== job 5252 ==
==> flow/design.v (excerpt) <==
module alu_top(CLK, OP1, OP2, OPRN, OUT, ZERO);
	input CLK;
	input [31:0] OP1;
	input [31:0] OP2;
	input [5:0] OPRN;
	output [31:0] OUT;
	output ZERO;
	reg [31:0] op1_q, op2_q;
	reg [5:0] oprn_q;
	reg [31:0] out_q;
	reg zero_q;
	wire [31:0] alu_out;
	wire alu_zero;
	ALU alu_inst(alu_out, alu_zero, op1_q, op2_q, oprn_q);
	always @(posedge CLK) begin
		op1_q <= OP1;
		op2_q <= OP2;
		oprn_q <= OPRN;
		out_q <= alu_out;
		zero_q <= alu_zero;
	end
	assign OUT = out_q;
	assign ZERO = zero_q;
endmodule
For scale: ~3200 cells after synthesis, about 100 I/O pins, about 24000 sq um of cells after synthesis.
make LEC_CHECK=0 ABC_AREA=1 CAP_MARGIN=15 CELL_PAD_IN_SITES_DETAIL_PLACEMENT=2 CORE_MARGIN=6 CORE_UTILIZATION=29 CTS_CLUSTER_DIAMETER=214 CTS_CLUSTER_SIZE=12 HOLD_SLACK_MARGIN=0.14 MAX_ROUTING_LAYER=met4 MIN_ROUTING_LAYER=met2 PLACE_DENSITY_LB_ADDON=0.24 SLEW_MARGIN=30 TNS_END_PERCENT=50 finish   # period 47.6 ns
run.sh (not shown) runs the stock make flow with config.mk's settings and CLKGATE_MAP_FILE=.
Job 5252: PASS, flow complete, no timing, DRC or antenna violations
--- input diff job 5252..job 3954 ---
Settings: swapping 15 for 20 in CAP_MARGIN; clearing CTS_CLUSTER_SIZE, which used to be 12; clearing MIN_ROUTING_LAYER, which used to be met2; clearing PLACE_DENSITY_LB_ADDON, which used to be 0.24; swapping 6 for 2 in CORE_MARGIN; clearing CELL_PAD_IN_SITES_DETAIL_PLACEMENT, which used to be 2; clearing ABC_AREA, which used to be 1; clearing TNS_END_PERCENT, which used to be 50; clearing CTS_CLUSTER_DIAMETER, which used to be 214; swapping 29 for 61 in CORE_UTILIZATION; putting SETUP_SLACK_MARGIN at 1.47 where nothing was set; swapping 30 for 20 in SLEW_MARGIN; clearing HOLD_SLACK_MARGIN, which used to be 0.14; swapping 47.6 for 10.1 in the clock period (ns, I/O delays scaled along).
Findings:
Every stage of job 3954 finished as expected; the final checks, on the other hand, flagged setup timing, which means the layout fails.
From job 5252 to job 3954 the numbers moved as follows: data required time at the worst endpoint -37.49 ns, clock period minus worst slack -2.43 ns, period utilization +230 points.
Job 3954 against job 5252: die width decreased by 33% relative to the old numbers; post-route standard cell area excluding fillers increased by 2200 sq um relative to the old numbers; clock transition time at the flip-flop clock pins of the worst setup and hold paths closely matched the old numbers; global-route wire length before repair decreased by about 10% relative to the old numbers.
In the metrics for job 5252 and job 3954, the one carrying the higher post-placement setup slack is job 5252.

========
## v6
alu_top again, from the RTL that the note above started with.
make LEC_CHECK=0 ABC_AREA=1 CAP_MARGIN=15 CELL_PAD_IN_SITES_DETAIL_PLACEMENT=2 CORE_MARGIN=6 CORE_UTILIZATION=29 CTS_CLUSTER_SIZE=12 MAX_ROUTING_LAYER=met4 MIN_ROUTING_LAYER=met2 PLACE_DENSITY_LB_ADDON=0.24 SLEW_MARGIN=20 TNS_END_PERCENT=50 finish   # period 47.6 ns
Setup changes, v6 to v7
# v6
export LEC_CHECK = 0
export ABC_AREA = 1
export CAP_MARGIN = 15
export CELL_PAD_IN_SITES_DETAIL_PLACEMENT = 2
export CORE_MARGIN = 6
export CORE_UTILIZATION = 29
export CTS_CLUSTER_SIZE = 12
export MAX_ROUTING_LAYER = met4
export MIN_ROUTING_LAYER = met2
export PLACE_DENSITY_LB_ADDON = 0.24
export SLEW_MARGIN = 20
export TNS_END_PERCENT = 50
create_clock -name core_clock -period 47.6 [get_ports {CLK}]
# v7
export LEC_CHECK = 0
export CAP_MARGIN = 20
export CORE_MARGIN = 7
export CORE_UTILIZATION = 40
export SLEW_MARGIN = 20
create_clock -name core_clock -period 24.7 [get_ports {CLK}]
## What came out
- Layout checks on v7: not met. Flow itself completed; violations: setup timing.
- Delta (v7 minus v6): wire length of the first global-routing pass lost about 16%, core utilization picked up an extra 14 points, logic depth of the worst path, buffers included lost about 6%.
- In the reports for v6 and v7, the larger design area belongs to v7.
- v7 vs v6 — worst max-slew margin expressed relative to the limit rose 13 points.
- v7 vs v6 — area of the core dropped 29%.
- Compared with v6, in v7 share of the final layout cell area in sequential cells down 0.20 points, first-pass iteration count of the detailed router went down by 7.
- Relative to v6, v7 improves routed via count.
